== v57 ==
==> flow/design.v (excerpt) <==
module ALU_16_bit(
input wire [15:0] A,
input wire [15:0] B,
input wire [3:0] ALU_FUN,
input wire clk,
output reg [15:0] ALU_OUT,
output reg Carry_Flag,
output reg Arith_Flag,
output reg Logic_Flag,
output reg CMP_Flag,
output reg Shift_Flag
);
==> flow/config.mk <==
export PLATFORM = sky130hd
export DESIGN_NAME = ALU_16_bit
export DESIGN_NICKNAME = ALU_16_bit
export VERILOG_FILES = /design/flow/design.v
export SDC_FILE = /design/flow/constraint.sdc
export NUM_CORES = 4
export LEC_CHECK = 0
export CAP_MARGIN = 20
export CORE_ASPECT_RATIO = 0.72
export CORE_MARGIN = 2
export CORE_UTILIZATION = 40
export SLEW_MARGIN = 20
export TNS_END_PERCENT = 50
==> flow/constraint.sdc <==
create_clock -name core_clock -period 31.0 [get_ports {clk}]
set_input_delay 6.2000 -clock core_clock [delete_from_list [all_inputs] [get_ports {clk}]]
set_output_delay 6.2000 -clock core_clock [all_outputs]
set_load 0.01 [all_outputs]
run.sh (not shown) runs the stock make flow with config.mk's settings and CLKGATE_MAP_FILE=.
What v59 does differently from v57 at the input level:
Settings: swapping 50 for 10 in TNS_END_PERCENT; swapping 0.72 for 1.36 in CORE_ASPECT_RATIO; putting HOLD_SLACK_MARGIN at -0.03 where nothing was set; putting ABC_AREA at 1 where nothing was set; putting CELL_PAD_IN_SITES_GLOBAL_PLACEMENT at 2 where nothing was set; putting CTS_CLUSTER_DIAMETER at 324 where nothing was set; putting PLACE_DENSITY_LB_ADDON at 0.09 where nothing was set.
--- outcome ---
Between v57 and v59, logic share of the area is higher for v57, v59 comes in under that.
Summary of v59 over v57: count of standard-cell rows picked up an extra about 40%; combinational group share of total power decreased 2.9 points; area reported by Yosys stat higher; count of clock-net buffers in the final layout moved up; initial antenna violation count now sits higher.
Diff v57 -> v59: highest ir drop seen on vdd fell by 0.064 mV; filler cell count in the final layout rose by 377; non-clock buffer count fell by 51%; total power after layout fell by about 22%.
Setup changes, v59 to v37
Settings: CELL_PAD_IN_SITES_GLOBAL_PLACEMENT removed (was 2); GPL_TIMING_DRIVEN newly set to 0; GPL_ROUTABILITY_DRIVEN newly set to 0; PLACE_DENSITY newly set to 0.86; CORE_ASPECT_RATIO removed (was 1.36); PLACE_DENSITY_LB_ADDON removed (was 0.09); TNS_END_PERCENT changed from 10 to 15; CAP_MARGIN changed from 20 to 15; HOLD_SLACK_MARGIN removed (was -0.03); CTS_CLUSTER_SIZE newly set to 98; CORE_UTILIZATION changed from 40 to 72; CTS_CLUSTER_DIAMETER changed from 324 to 338.
Notes after the runs:
As far as fraction of power spent switching nets is concerned, v59 and v37 perform about the same. The higher number of clock-tree buffers in the layout came out of v59. Of v37 and v59, the lower die size belongs to v37. v59 consumes more power than v37. Going from v59 to v37, the global-route usage was found to have gone up by 14 points. Cell depth of the worst setup path (v37 vs. v59) increases by a few percent. Wire length of the first global-routing pass, v37 vs v59: down by more than 10%. v37 vs v59 — total wirelength of the detailed-routed design dropped by more than 10%. Re post-cts repair resize count: v59 was lower than v37. Clock network fraction of design power in v37 is 0.9 points lower than in v59. v37 reports a higher fraction of met1 tracks used by global routing than v59 does.
> inputs changed (v37 -> v55)
Settings: changing CAP_MARGIN from 15 to 20; removing PLACE_DENSITY (formerly 0.86); removing CTS_CLUSTER_DIAMETER (formerly 338); removing GPL_TIMING_DRIVEN (formerly 0); removing GPL_ROUTABILITY_DRIVEN (formerly 0); removing ABC_AREA (formerly 1); changing CORE_UTILIZATION from 72 to 40; removing TNS_END_PERCENT (formerly 15); removing CTS_CLUSTER_SIZE (formerly 98).
Results
Per the comparison of v55 with v37, total instance count after detailed placement lost about 1.5%, area after synthesis lost 140 um^2, portion of total power attributed to combinational logic picked up an extra 1.5 points.
On v55: clock network power share is 0.2 points lower than what v37 gave.
Sequential cell fraction of total power for v55 is lower than for v37.
Between v55 and v37, overall global routing resource usage is lower for v55, v37 comes in above that.
Changes observed in v55 relative to v37: area added between synthesis and finish increased by 11 points relative to the old numbers; final routed wirelength across all metal layers increased by 23% relative to the old numbers; post-synth area from yosys stat decreased by 140 um^2 relative to the old numbers.
Measured against each other, v55 and v37 differ in cell area reported after detailed placement, the lower figure coming from v37.

Starting RTL as in the previous note.
==> flow/design.v (excerpt) <==
module ALU_16_bit(
input wire [15:0] A,
input wire [15:0] B,
input wire [3:0] ALU_FUN,
input wire clk,
output reg [15:0] ALU_OUT,
output reg Carry_Flag,
output reg Arith_Flag,
output reg Logic_Flag,
output reg CMP_Flag,
output reg Shift_Flag
);
export LEC_CHECK = 0
export ABC_AREA = 1
export CAP_MARGIN = 20
export CORE_MARGIN = 2
export CORE_UTILIZATION = 57
export CTS_CLUSTER_DIAMETER = 178
export CTS_CLUSTER_SIZE = 88
export SETUP_SLACK_MARGIN = -2.0
export SLEW_MARGIN = 40
create_clock -name core_clock -period 25.6 [get_ports {clk}]
The baseline completed and failed the layout checks on negative setup slack.
==> next run, changes <==
- ABC_AREA: 1 -> not set
- CORE_UTILIZATION: 57 -> 71
- CTS_CLUSTER_DIAMETER: 178 -> not set
- CTS_CLUSTER_SIZE: 88 -> 37
- PLACE_DENSITY: not set -> 0.78
- SETUP_SLACK_MARGIN: -2.0 -> not set
- SLEW_MARGIN: 40 -> 20
- clock period: 25.6 -> 15.5 ns (I/O delays scaled with it)
Effect: With this change the flow ended with an error in clock tree synthesis. Synthesized cell count falls by about a fifth. Die area falls by about a fifth. Area after synthesis falls slightly.
==> next run, changes <==
- CORE_UTILIZATION: 71 -> 72
- CTS_CLUSTER_SIZE: 37 -> not set
- PLACE_DENSITY: 0.78 -> not set
- clock period: 15.5 -> 39.2 ns (I/O delays scaled with it)
After rerunning:
- This time the run finished clean
- synthesized cell count is unchanged
- area after synthesis is unchanged
- die size goes down by 1.3%
==> next run, changes <==
- CORE_UTILIZATION: 72 -> 63
- clock period: 39.2 -> 12.1 ns (I/O delays scaled with it)
Now the flow failed in global routing.
Die size rises by 14%.
Synthesized area is unchanged.
Synthesized cell count is unchanged.
==> next run, changes <==
- CORE_UTILIZATION: 63 -> 40
- clock period: 12.1 -> 30.6 ns (I/O delays scaled with it)
The new run finished clean.
Die area grows by well over a third.
Synthesized area does not change.
Synthesized cell count does not change.

== job 1288 ==
Starting RTL as in the previous note.
clock: 31.0 ns
lec_check: 0
abc_area: 1
cap_margin: 15
core_margin: 2
core_utilization: 70
cts_cluster_diameter: 338
cts_cluster_size: 98
gpl_routability_driven: 0
gpl_timing_driven: 0
place_density: 0.84
slew_margin: 20
tns_end_percent: 15
In summary, job 1288 completed successfully, with a layout that passed the timing, DRC and antenna checks.
What job 2660 does differently from job 1288 at the input level:
# job 1288
export LEC_CHECK = 0
export ABC_AREA = 1
export CAP_MARGIN = 15
export CORE_MARGIN = 2
export CORE_UTILIZATION = 70
export CTS_CLUSTER_DIAMETER = 338
export CTS_CLUSTER_SIZE = 98
export GPL_ROUTABILITY_DRIVEN = 0
export GPL_TIMING_DRIVEN = 0
export PLACE_DENSITY = 0.84
export SLEW_MARGIN = 20
export TNS_END_PERCENT = 15
create_clock -name core_clock -period 31.0 [get_ports {clk}]
# job 2660
export LEC_CHECK = 0
export ABC_AREA = 1
export CAP_MARGIN = 15
export CORE_ASPECT_RATIO = 0.5
export CORE_MARGIN = 2
export CORE_UTILIZATION = 70
export CTS_CLUSTER_DIAMETER = 338
export CTS_CLUSTER_SIZE = 98
export GPL_ROUTABILITY_DRIVEN = 0
export GPL_TIMING_DRIVEN = 0
export PLACE_DENSITY = 0.6
export SLEW_MARGIN = 20
export TNS_END_PERCENT = 15
create_clock -name core_clock -period 31.0 [get_ports {clk}]
Notes after the runs:
Job 2660 did not stop at any stage, and its layout met the timing, DRC and antenna checks. Between job 2660 and job 1288, power share of the combinational group is higher for job 1288, job 2660 comes in under that. Compared with job 1288, job 2660 shows number of standard-cell rows in the floorplan that has gone down by more than a quarter. Diff job 2660 and job 1288: met2 track utilization from global routing higher in job 1288. Job 2660 and job 1288 ended up with roughly the same part of the power in registers. Going from job 1288 to job 2660, the global-route usage was found to have gone down by 1.8 points. Diff job 2660..job 1288 | yosys-reported design area after synthesis | unchanged. Compared with job 1288, in job 2660 fraction of area in non-clock buffers now smaller, layout clock buffer count now larger, worst hold margin now larger.
> inputs changed (job 2660 -> job 2748)
# job 2660
export LEC_CHECK = 0
export ABC_AREA = 1
export CAP_MARGIN = 15
export CORE_ASPECT_RATIO = 0.5
export CORE_MARGIN = 2
export CORE_UTILIZATION = 70
export CTS_CLUSTER_DIAMETER = 338
export CTS_CLUSTER_SIZE = 98
export GPL_ROUTABILITY_DRIVEN = 0
export GPL_TIMING_DRIVEN = 0
export PLACE_DENSITY = 0.6
export SLEW_MARGIN = 20
export TNS_END_PERCENT = 15
create_clock -name core_clock -period 31.0 [get_ports {clk}]
# job 2748
export LEC_CHECK = 0
export CAP_MARGIN = 15
export CORE_MARGIN = 2
export CORE_UTILIZATION = 36
export CTS_CLUSTER_DIAMETER = 338
export CTS_CLUSTER_SIZE = 98
export PLACE_DENSITY = 0.76
export SLEW_MARGIN = 20
create_clock -name core_clock -period 31.0 [get_ports {clk}]
Findings:
- Timing, DRC, antenna: 0 failures across job 2660 and job 2748
- Job 2748 against job 2660: cell area now larger, pin count of the biggest net entering global routing now larger, combinational cell fraction of total power now larger, setup slack of the critical path after layout now smaller.
- When the final numbers for job 2660 and job 2748 were put side by side, the post-synthesis share of cell area spent on and-or and or-and gates turned out to be greater in job 2748.

Starting RTL as in the previous note.
clock: 31.0 ns
lec_check: 0
abc_area: 1
cap_margin: 10
cell_pad_in_sites_detail_placement: 1
cell_pad_in_sites_global_placement: 1
core_aspect_ratio: 1.36
core_margin: 2
core_utilization: 52
cts_cluster_diameter: 324
cts_cluster_size: 20
gpl_timing_driven: 0
hold_slack_margin: -0.03
max_routing_layer: met4
place_density_lb_addon: 0.09
slew_margin: 20
tns_end_percent: 35
The first run did not get past global routing on GRT-0232.
Rerun with:
Settings changed: ABC_AREA 1 to not set, CAP_MARGIN 10 to 20, CELL_PAD_IN_SITES_DETAIL_PLACEMENT 1 to not set, CELL_PAD_IN_SITES_GLOBAL_PLACEMENT 1 to 3, CORE_ASPECT_RATIO 1.36 to not set, CORE_UTILIZATION 52 to 40, CTS_CLUSTER_DIAMETER 324 to not set, CTS_CLUSTER_SIZE 20 to not set, GPL_TIMING_DRIVEN 0 to not set, HOLD_SLACK_MARGIN -0.03 to not set, MAX_ROUTING_LAYER met4 to not set, PLACE_DENSITY_LB_ADDON 0.09 to not set, SLEW_MARGIN 20 to 30, TNS_END_PERCENT 35 to 10.
With this change the flow completed without violations; area after synthesis decreases slightly; die area went up by a quarter to a third; synthesized cell count fell by about a fifth.
Rerun with:
Settings changed: ABC_AREA set to 1, CAP_MARGIN 20 to 40, CELL_PAD_IN_SITES_GLOBAL_PLACEMENT 3 to not set, CORE_MARGIN 2 to 9, CTS_CLUSTER_DIAMETER set to 204, CTS_CLUSTER_SIZE set to 99, GPL_ROUTABILITY_DRIVEN set to 0, GPL_TIMING_DRIVEN set to 0, PLACE_DENSITY set to 0.41, SLEW_MARGIN 30 to 20, TNS_END_PERCENT 10 to 20.
Effect: Global-route usage falls by 9.6 points. Worst hold slack gets worse by 0.21 ns. Flip-flop count does not change. Sequential power rises slightly. Die size rises by about a fifth. Synthesized cell count rises by about a fifth. Final cell count falls slightly.
Rerun with:
Settings changed: CORE_UTILIZATION 40 to 68, CTS_CLUSTER_SIZE 99 to 65.
Effect: Routed wire length shrinks by 7.7%. Die size drops by 38%. First-iteration DRC count rose by 110%. Critical path depth increases by 4.
Rerun with:
Settings changed: CAP_MARGIN 40 to 20, CORE_ASPECT_RATIO set to 0.72, CORE_MARGIN 9 to 2, CORE_UTILIZATION 68 to 40, CTS_CLUSTER_DIAMETER 204 to not set, CTS_CLUSTER_SIZE 65 to not set, GPL_ROUTABILITY_DRIVEN 0 to not set, GPL_TIMING_DRIVEN 0 to not set, HOLD_SLACK_MARGIN set to -0.03, PLACE_DENSITY 0.41 to not set, TNS_END_PERCENT 20 to 10.
After rerunning: Sequential share of layout area is about the same. Global-route usage is lower by 7.4 points. Combinational power is higher by about 0.9%.

build 11:
Starting RTL as in the previous note.
export LEC_CHECK = 0
export ABC_AREA = 1
export CAP_MARGIN = 20
export CELL_PAD_IN_SITES_DETAIL_PLACEMENT = 1
export CELL_PAD_IN_SITES_GLOBAL_PLACEMENT = 1
export CORE_ASPECT_RATIO = 1.36
export CORE_MARGIN = 2
export CORE_UTILIZATION = 40
export CTS_CLUSTER_DIAMETER = 324
export HOLD_SLACK_MARGIN = -0.03
export MAX_ROUTING_LAYER = met4
export PLACE_DENSITY_LB_ADDON = 0.09
export SLEW_MARGIN = 20
export TNS_END_PERCENT = 10
create_clock -name core_clock -period 31.0 [get_ports {clk}]
Build 11: all stages complete, timing, DRC and antenna checks passed
### build 11 -> build 35
# build 11
export LEC_CHECK = 0
export ABC_AREA = 1
export CAP_MARGIN = 20
export CELL_PAD_IN_SITES_DETAIL_PLACEMENT = 1
export CELL_PAD_IN_SITES_GLOBAL_PLACEMENT = 1
export CORE_ASPECT_RATIO = 1.36
export CORE_MARGIN = 2
export CORE_UTILIZATION = 40
export CTS_CLUSTER_DIAMETER = 324
export HOLD_SLACK_MARGIN = -0.03
export MAX_ROUTING_LAYER = met4
export PLACE_DENSITY_LB_ADDON = 0.09
export SLEW_MARGIN = 20
export TNS_END_PERCENT = 10
create_clock -name core_clock -period 31.0 [get_ports {clk}]
# build 35
export LEC_CHECK = 0
export CAP_MARGIN = 5
export CELL_PAD_IN_SITES_GLOBAL_PLACEMENT = 3
export CORE_ASPECT_RATIO = 0.95
export CORE_MARGIN = 2
export CORE_UTILIZATION = 40
export GPL_ROUTABILITY_DRIVEN = 0
export GPL_TIMING_DRIVEN = 0
export SLEW_MARGIN = 30
export TNS_END_PERCENT = 10
create_clock -name core_clock -period 31.0 [get_ports {clk}]
--- outcome ---
Build 35 against build 11: final instance area now sits higher; proportion of cell area occupied by registers held steady. Going from build 11 to build 35, the final setup slack of the worst path was found to have gone down by 1.11 ns. Build 35 vs build 11: die area down slightly. Delta (build 35 minus build 11): fraction of the cycle the final worst path needs rose by 3.6 points, count of inserted antenna diode cells fell by 3, proportion of power drawn by combinational gates rose by 2.0 points, mean cell area of the mapped netlist rose by 1.0 um2.
Relative to build 35, the following input files were edited for build 68:
# build 35
export LEC_CHECK = 0
export CAP_MARGIN = 5
export CELL_PAD_IN_SITES_GLOBAL_PLACEMENT = 3
export CORE_ASPECT_RATIO = 0.95
export CORE_MARGIN = 2
export CORE_UTILIZATION = 40
export GPL_ROUTABILITY_DRIVEN = 0
export GPL_TIMING_DRIVEN = 0
export SLEW_MARGIN = 30
export TNS_END_PERCENT = 10
create_clock -name core_clock -period 31.0 [get_ports {clk}]
# build 68
export LEC_CHECK = 0
export ABC_AREA = 1
export CAP_MARGIN = 15
export CORE_MARGIN = 2
export CORE_UTILIZATION = 70
export CTS_CLUSTER_DIAMETER = 338
export CTS_CLUSTER_SIZE = 98
export GPL_ROUTABILITY_DRIVEN = 0
export GPL_TIMING_DRIVEN = 0
export PLACE_DENSITY = 0.6
export SLEW_MARGIN = 0
export TNS_END_PERCENT = 15
create_clock -name core_clock -period 31.0 [get_ports {clk}]
## What came out
Of build 35 and build 68, the lower met1 track demand over resource in global routing belongs to build 35. Summary of build 68 over build 35: wire length of the first global-routing pass shrank by 18%; total half-perimeter wirelength after legalization and detailed placement shrank by 21%; total design power shrank by about 20%. Delta (build 68 minus build 35): timing-limited maximum frequency climbed 1.5%; net switching power shows a reduction of 74 uW; design area down 10%; met2 capacity usage during global routing increased 15 points. Summary of build 68 over build 35: area fraction in full adders, half adders and majority gates fell by 0.31 points, via-per-instance ratio rose about 1.5%, arrival time of data at the critical path endpoint lost 0.45 ns.
Power is estimated from default activity; no workload was simulated.
